// caesar_cipher
module caesar_cipher (
   input            clk
  ,input            rst_n
  ,input            ptxt_valid  
  ,input            mode  
  ,input            key_shift_dir_1  
  ,input            key_shift_dir_3  
  ,input      [4:0] key_shift_num_1  
  ,input      [4:0] key_shift_num_3  
  ,input      [7:0] ptxt_char
  ,output reg [7:0] ctxt_char
  ,output reg       err_invalid_key_shift_num
  ,output reg       err_invalid_ptxt_char
  ,output reg       ctx_ready
);
  localparam NUL_CHAR = 8'h00;
  localparam UPPERCASE_A_CHAR = 8'h41;
  localparam UPPERCASE_Z_CHAR = 8'h5A;
  localparam LOWERCASE_A_CHAR = 8'h61;
  localparam LOWERCASE_Z_CHAR = 8'h7A;
  wire       ptxt_char_is_uppercase_letter;
  wire       ptxt_char_is_lowercase_letter;
  wire       ptxt_char_is_letter;
  wire	     err_invalid_key_shift_num_wire;
  wire 	     err_invalid_ptxt_char_wire;
  wire  [4:0] key_shift_num_x;  
  reg  [7:0] sub_letter;
  assign err_invalid_key_shift_num_wire = key_shift_num_1 > 26 || key_shift_num_3 > 26 || key_shift_num_1==key_shift_num_3;
  assign ptxt_char_is_uppercase_letter = (ptxt_char >= UPPERCASE_A_CHAR) &&
                                         (ptxt_char <= UPPERCASE_Z_CHAR);
  assign ptxt_char_is_lowercase_letter = (ptxt_char >= LOWERCASE_A_CHAR) &&
                                         (ptxt_char <= LOWERCASE_Z_CHAR);
  assign ptxt_char_is_letter = ptxt_char_is_uppercase_letter ||
                               ptxt_char_is_lowercase_letter;
  assign err_invalid_ptxt_char_wire = !ptxt_char_is_letter;
  assign key_shift_num_x = (key_shift_num_1 + key_shift_num_3) < 27 ?  (key_shift_num_1 + key_shift_num_3) :  (key_shift_num_1 + key_shift_num_3)  -  5'b11011;
  always @ (*)
    if(!mode) begin  
        if(!key_shift_dir_1 && !key_shift_dir_3) begin
            sub_letter = ptxt_char + {3'b000, key_shift_num_1} + {3'b000, key_shift_num_x} + {3'b000, key_shift_num_3};
            if(ptxt_char_is_uppercase_letter && (sub_letter > UPPERCASE_Z_CHAR))begin
                sub_letter -= 8'h1A;
				if(sub_letter > UPPERCASE_Z_CHAR)begin
					sub_letter -= 8'h1A;
					if(sub_letter > UPPERCASE_Z_CHAR)
						sub_letter -= 8'h1A;
						else 
							sub_letter = sub_letter;
				end
				else 
					sub_letter = sub_letter;
			end 
			else sub_letter = sub_letter;
  ...
Size in the first run: about 2500 cells after synthesis, ~10 flip-flops, about 14000 um2 of cells after synthesis.
clock: 8.59 ns
lec_check: 0
abc_area: 1
cap_margin: 0
core_aspect_ratio: 1.46
core_margin: 2
core_utilization: 72
cts_cluster_diameter: 374
cts_cluster_size: 95
place_density: 0.38
slew_margin: 20
tns_end_percent: 10
run.sh (not shown) runs the stock make flow with config.mk's settings and CLKGATE_MAP_FILE=.
The starting point ended with an error in global routing on GRT-0116.
Change:
Settings changed: ABC_AREA 1 to unset, CAP_MARGIN 0 to 20, CORE_ASPECT_RATIO 1.46 to unset, CORE_UTILIZATION 72 to 65, CTS_CLUSTER_DIAMETER 374 to unset, CTS_CLUSTER_SIZE 95 to unset, PLACE_DENSITY 0.38 to unset, TNS_END_PERCENT 10 to unset.
Clock period 8.59 ns to 10.9 ns, I/O delays scaled along.
Result: This time the run finished but fails on negative setup slack; die size goes up by 24%; area after synthesis climbs by 12%; synthesized cell count drops by 8.0%.
Change:
Settings changed: CORE_UTILIZATION 65 to 58, SETUP_SLACK_MARGIN set to 3.28.
Clock period 10.9 ns to 11.2 ns, I/O delays scaled along.
Result: With this change the flow finished clean; cell area goes down slightly; core utilization is lower by 9.2 points; die size came out higher by roughly a tenth; final cell count fell by a few percent; critical path depth does not change.
Change:
Settings changed: CORE_UTILIZATION 58 to 72, CTS_CLUSTER_DIAMETER set to 105, MAX_ROUTING_LAYER set to met4, SETUP_SLACK_MARGIN 3.28 to unset.
Clock period 11.2 ns to 10.9 ns, I/O delays scaled along.
=> Now the flow stopped in global routing, error GRT-0232. Die size came out lower by 19%. Area after synthesis is unchanged. Synthesized cell count is unchanged.
